## run 1
==> flow/design.v <==
module joltage #(parameter int LENGTH = 100) (
    input logic clk, rst, start, data_valid,
    input logic [4*LENGTH-1:0] line_flat,
    output logic [15:0] joltage1_out,
    output logic [63:0] joltage2_out,
    output logic done
    );
    logic [3:0] line [0:LENGTH-1];
    genvar k;
    generate
        for (k = 0; k < LENGTH; k++) begin : unflatten
            assign line[k] = line_flat[4*k +: 4];
        end
    endgenerate
    parameter IDLE   = 4'b000_0,
              DATA   = 4'b001_0,
              CALC_1 = 4'b010_0,
              CALC_2 = 4'b011_0,
              SUM    = 4'b100_0,
              DONE   = 4'b101_1;
    logic [3:0] state;
    assign done = state[0];
    logic [3:0] buffer [0:LENGTH-1-2];
    logic [3:0] shift_last;
    assign shift_last = buffer[LENGTH-1-2];
    logic [$clog2(LENGTH)-1:0] counter;
    logic [3:0] p1_curr_jolt [0:1];
    logic p1_jolt_en [0:1];
    always_comb begin : p1_comb 
        p1_jolt_en[0] = shift_last >= p1_curr_jolt[0];
        p1_jolt_en[1] = (p1_curr_jolt[0] >= p1_curr_jolt[1]) && p1_jolt_en[0];
    end
    always_ff @(posedge clk) begin : p1_seq
        if (state == DATA) begin
            p1_curr_jolt[0] <= line[LENGTH-2];
            p1_curr_jolt[1] <= line[LENGTH-1];
        end
        else if (state == CALC_1 || state == CALC_2) begin
            p1_curr_jolt[0] <= p1_jolt_en[0] ? shift_last : p1_curr_jolt[0];
            p1_curr_jolt[1] <= p1_jolt_en[1] ? p1_curr_jolt[0] : p1_curr_jolt[1];
        end
        if (state == IDLE)
            joltage1_out <= 16'd0;
        else if (state == SUM)
            joltage1_out <= joltage1_out + p1_curr_jolt[0] * 4'd10 + p1_curr_jolt[1];
    end
    logic [3:0] p2_curr_jolt [0:11];
    logic p2_jolt_en [0:11];
    always_comb begin : p2_comb
        p2_jolt_en[0] = (shift_last >= p2_curr_jolt[0]);
        for (int z = 1; z < 12; z++) begin
            p2_jolt_en[z] = (p2_curr_jolt[z-1] >= p2_curr_jolt[z]) && p2_jolt_en[z-1];
        end
    end
    genvar i;
    generate
        for (i = 0; i < 12; i++) begin
            always_ff @(posedge clk) begin : p2_seq
                if (state == DATA) begin
                    p2_curr_jolt[i] <= line[LENGTH-12+i];
                end
                else if (state == CALC_2) begin
                    if (i == 0)
                        p2_curr_jolt[i] <= p2_jolt_en[i] ? shift_last : p2_curr_jolt[i];
                    else
                        p2_curr_jolt[i] <= p2_jolt_en[i] ? p2_curr_jolt[i-1] : p2_curr_jolt[i];
                end
            end
        end
    endgenerate
    logic [39:0] stage1, stage2, stage3, stage4, stage5, stage6;
    logic [39:0] stage7, stage8, stage9, stage10, stage11, stage12;
    always_comb begin : mult_add  
        stage1  = p2_curr_jolt[0];
        stage2  = (stage1  * 10) + p2_curr_jolt[1];
        stage3  = (stage2  * 10) + p2_curr_jolt[2];
        stage4  = (stage3  * 10) + p2_curr_jolt[3];
        stage5  = (stage4  * 10) + p2_curr_jolt[4];
        stage6  = (stage5  * 10) + p2_curr_jolt[5];
        stage7  = (stage6  * 10) + p2_curr_jolt[6];
        stage8  = (stage7  * 10) + p2_curr_jolt[7];
        stage9  = (stage8  * 10) + p2_curr_jolt[8];
        stage10 = (stage9  * 10) + p2_curr_jolt[9];
        stage11 = (stage10 * 10) + p2_curr_jolt[10];
        stage12 = (stage11 * 10) + p2_curr_jolt[11];
    end
    always_ff @(posedge clk) begin : p2_joltage_sum
        if (state == IDLE)
            joltage2_out <= 64'd0;
        else if (state == SUM) begin
            joltage2_out <= joltage2_out + stage12;
        end
    end
    always_ff @(posedge clk) begin : counter_logic
        if (state == DATA)
            counter <= '0;
        else if (state == CALC_1 || state == CALC_2)
            counter <= counter + 1'b1;
    end
    genvar j;
    generate
        for (j = 0; j < LENGTH-2; j++) begin
            always_ff @(posedge clk) begin : shift_reg
                if ((state == DATA) && data_valid) begin
                    buffer[j] <= line[j];
                end
                if (state == CALC_1 || state == CALC_2) begin
                    buffer[j] <= buffer[j-1];
                    if (j == 0)
                        buffer[j] <= 4'd0;
                end
            end
        end
    endgenerate
    always_ff @(posedge clk) begin : state_transitions
        if (rst) begin
            state <= IDLE;
        end
        else begin
            case (state)
                IDLE: state <= start ? DATA : IDLE;
                DATA: state <= data_valid ? CALC_1 : DATA;
                CALC_1: state <= counter == 4'd9 ? CALC_2 : CALC_1;
                CALC_2: state <= counter == LENGTH - 2'd3 ? SUM : CALC_2;
                SUM: state <= DONE;
                DONE: state <= start ? DATA : DONE;
                default : ;
            endcase
        end
    end
endmodule
Settings: LEC_CHECK=0, CAP_MARGIN=25, CORE_MARGIN=2, CORE_UTILIZATION=58, CTS_CLUSTER_SIZE=58, MIN_ROUTING_LAYER=met1, PLACE_DENSITY=0.51, SETUP_SLACK_MARGIN=3.72, SLEW_MARGIN=20, TNS_END_PERCENT=25; clock period 13.9 ns.
run.sh (not shown) runs the stock make flow with config.mk's settings and CLKGATE_MAP_FILE=.
Run 1: all stages done; final checks FAILED (negative setup slack).
What run 2 does differently from run 1 at the input level:
Settings: changing CORE_UTILIZATION from 58 to 20; changing TNS_END_PERCENT from 25 to 60; changing SETUP_SLACK_MARGIN from 3.72 to -0.07; changing MIN_ROUTING_LAYER from met1 to met2; changing CTS_CLUSTER_SIZE from 58 to 62; changing SLEW_MARGIN from 20 to 30; removing PLACE_DENSITY (formerly 0.51).
--- outcome ---
To summarise run 2: no stage aborted, but the layout did not pass its checks, failing on negative setup slack. Run 2 against run 1; via count is up by more than 10%. Run 1 → run 2: via density per instance rose 0.96%; worst setup slack went up. Run 2 ends up with a met3 routing resource usage after global routing that is 18 points higher than in run 1. Going from run 1 to run 2, first-iteration DRC count picked up an extra 3,384; post-route cell area picked up an extra 3.3%. met2 wire length in run 2 is 4.2% higher than in run 1.
diff inputs: run 2 => run 3
Settings: CTS_CLUSTER_SIZE no longer set, was 62; SLEW_MARGIN now 20, was 30; SETUP_SLACK_MARGIN now -1.38, was -0.07; CORE_UTILIZATION now 62, was 20; MIN_ROUTING_LAYER now met1, was met2; TNS_END_PERCENT now 25, was 60; the clock period (ns, I/O delays scaled along) now 20.8, was 13.9.
==> comparison <==
- From the logs: run 3 reached the end of the flow and failed the layout checks with negative setup slack.
- The run showing the smaller worst setup margin is run 2.
- Between run 3 and run 2, the count of flip-flops and latches figures differ only marginally.
- From run 2 to run 3 the numbers moved as follows: total stage count of the critical path rose 7; final cell count went down 24%; average detailed-routed wire length per instance higher.
- [compare] base=run 2 new=run 3: sequential fraction of total cell area saw an increase, clock period minus final worst setup slack saw an increase.

---

build 77:
RTL: the design.v shown in full above, as it stands there.
make LEC_CHECK=0 CAP_MARGIN=20 CORE_MARGIN=2 CORE_UTILIZATION=70 MAX_ROUTING_LAYER=met4 SLEW_MARGIN=20 finish   # period 23.1 ns
Layout checks on build 77: not met. Flow itself completed; violations: negative setup slack.
Relative to build 77, the following input files were edited for build 96:
-- flow/config.mk --
<<< build 77, line 10
export CORE_UTILIZATION = 70
export MAX_ROUTING_LAYER = met4
>>> build 96, line 10
export CORE_UTILIZATION = 40
export CTS_CLUSTER_SIZE = 99
export GPL_ROUTABILITY_DRIVEN = 0
==> flow/constraint.sdc <==
create_clock -name core_clock -period 25.0 [get_ports {clk}]
set_input_delay 5.0000 -clock core_clock [delete_from_list [all_inputs] [get_ports {clk}]]
set_output_delay 5.0000 -clock core_clock [all_outputs]
set_load 0.01 [all_outputs]
Build 96: flow completed, timing, DRC and antenna clean
Looking at slack of the critical path, build 96 sits above build 77.
For build 76, these inputs were changed with respect to build 96:
-- flow/config.mk --
<<< build 96, line 10
export CORE_UTILIZATION = 40
export CTS_CLUSTER_SIZE = 99
export GPL_ROUTABILITY_DRIVEN = 0
>>> build 76, line 10
export CORE_UTILIZATION = 70
export MAX_ROUTING_LAYER = met4
==> flow/constraint.sdc <==
create_clock -name core_clock -period 24.7 [get_ports {clk}]
set_input_delay 4.9400 -clock core_clock [delete_from_list [all_inputs] [get_ports {clk}]]
set_output_delay 4.9400 -clock core_clock [all_outputs]
set_load 0.01 [all_outputs]
Results
- Delta(share of the core filled with cells, build 76 - build 96) > 0
- Total via count in the routed design delta for build 76 relative to build 96: 6.7% higher
- Re post-route DRC violation count: no difference whatsoever between build 96 and build 76.
[inputs] build 7 vs build 76
-- flow/config.mk --
<<< build 76, line 8
>>> build 7, line 8
export ABC_AREA = 1
<<< build 76, line 10
export CORE_UTILIZATION = 70
export MAX_ROUTING_LAYER = met4
>>> build 7, line 11
export CORE_UTILIZATION = 72
export CTS_CLUSTER_DIAMETER = 395
export CTS_CLUSTER_SIZE = 100
export SETUP_SLACK_MARGIN = 1.36
==> flow/constraint.sdc <==
create_clock -name core_clock -period 6.35 [get_ports {clk}]
set_input_delay 1.2700 -clock core_clock [delete_from_list [all_inputs] [get_ports {clk}]]
set_output_delay 1.2700 -clock core_clock [all_outputs]
set_load 0.01 [all_outputs]
## What came out
- Across build 76 and build 7, a clean result was obtained everywhere but in build 7.
- Floorplan-stage core utilization: build 7 > build 76
- When the final numbers for build 7 and build 76 were put side by side, the die area turned out to be smaller in build 76.
- Build 7 vs. build 76: height of the die saw an increase, portion of netlist area occupied by mux cells went down, count of distinct cell types in the synthesized netlist shows a reduction of 37, AND-OR/OR-AND share of the synthesized area has decreased, I/O pin total essentially unchanged.
- Build 7 against build 76: sequential-to-total area share from yosys stat dropped 2.4 points, fraction of synthesis flops using an asynchronous set or reset pin neither gained nor lost much.

---

// joltage: RTL as listed in full above, without the edits since
make LEC_CHECK=0 ABC_AREA=1 CAP_MARGIN=25 CORE_MARGIN=2 CORE_UTILIZATION=20 GPL_TIMING_DRIVEN=0 MIN_ROUTING_LAYER=met1 PLACE_DENSITY_LB_ADDON=0.13 SETUP_SLACK_MARGIN=1.26 SLEW_MARGIN=20 TNS_END_PERCENT=25 finish   # period 13.9 ns
The starting point finished but fails on setup timing.
Next try:
ABC_AREA = not set   (was 1)
CAP_MARGIN = 5   (was 25)
CORE_UTILIZATION = 70   (was 20)
CTS_CLUSTER_SIZE = 58   (was not set)
GPL_TIMING_DRIVEN = not set   (was 0)
PLACE_DENSITY = 0.65   (was not set)
PLACE_DENSITY_LB_ADDON = not set   (was 0.13)
SETUP_SLACK_MARGIN = 3.72   (was 1.26)
Result: The new run died in clock tree synthesis, error DPL-0038. Synthesized area is lower by 7.6%. Die size came out lower by 73%. Synthesized cell count drops by 23%.
Next try:
ABC_AREA = 1   (was not set)
CAP_MARGIN = 25   (was 5)
CELL_PAD_IN_SITES_GLOBAL_PLACEMENT = 2   (was not set)
CORE_ASPECT_RATIO = 1.01   (was not set)
CORE_UTILIZATION = 20   (was 70)
CTS_CLUSTER_SIZE = 11   (was 58)
HOLD_SLACK_MARGIN = 0.22   (was not set)
MIN_ROUTING_LAYER = met2   (was met1)
PLACE_DENSITY = 0.45   (was 0.65)
SETUP_SLACK_MARGIN = -0.07   (was 3.72)
SLEW_MARGIN = 30   (was 20)
TNS_END_PERCENT = 60   (was 25)
Effect: The changed run finished but failed the layout checks on setup timing. Area after synthesis rises by 8.3%. Die size climbs to 3.7 times its value. Synthesized cell count rises by 30%.
Next try:
ABC_AREA = not set   (was 1)
CELL_PAD_IN_SITES_GLOBAL_PLACEMENT = not set   (was 2)
CORE_ASPECT_RATIO = not set   (was 1.01)
CORE_UTILIZATION = 36   (was 20)
CTS_CLUSTER_SIZE = not set   (was 11)
HOLD_SLACK_MARGIN = not set   (was 0.22)
MIN_ROUTING_LAYER = met1   (was met2)
PLACE_DENSITY = not set   (was 0.45)
PLACE_DENSITY_LB_ADDON = 0.13   (was not set)
SETUP_SLACK_MARGIN = 1.26   (was -0.07)
SLEW_MARGIN = 20   (was 30)
TNS_END_PERCENT = 25   (was 60)
- The new run finished but failed the layout checks on setup timing
- maximum frequency falls by 0.40%
- register-to-register slack gets worse by 0.08 ns
- final cell count falls by 32%
- sequential share of layout area rises by 4.4 points
Next try:
CAP_MARGIN = 20   (was 25)
CORE_UTILIZATION = 62   (was 36)
MIN_ROUTING_LAYER = not set   (was met1)
PLACE_DENSITY_LB_ADDON = not set   (was 0.13)
SETUP_SLACK_MARGIN = not set   (was 1.26)
TNS_END_PERCENT = not set   (was 25)
clock period = 24.1 ns   (was 13.9 ns; I/O delays follow)
After rerunning: The changed run completed with no timing, DRC or antenna violations; design area falls by about a fifth; routed wire length shrinks by roughly a tenth; core utilization came out higher by 20 points; die area decreases by well over a third; non-clock buffer count shrinks by 1478.
Next try:
ABC_AREA = 1   (was not set)
CORE_UTILIZATION = 70   (was 62)
CTS_CLUSTER_DIAMETER = 221   (was not set)
CTS_CLUSTER_SIZE = 75   (was not set)
MAX_ROUTING_LAYER = met4   (was not set)
clock period = 23.1 ns   (was 24.1 ns; I/O delays follow)
The new run died in global routing.
Synthesized cell count went up by 30%.
Area after synthesis rises by 8.3%.
Die area drops by 4.0%.
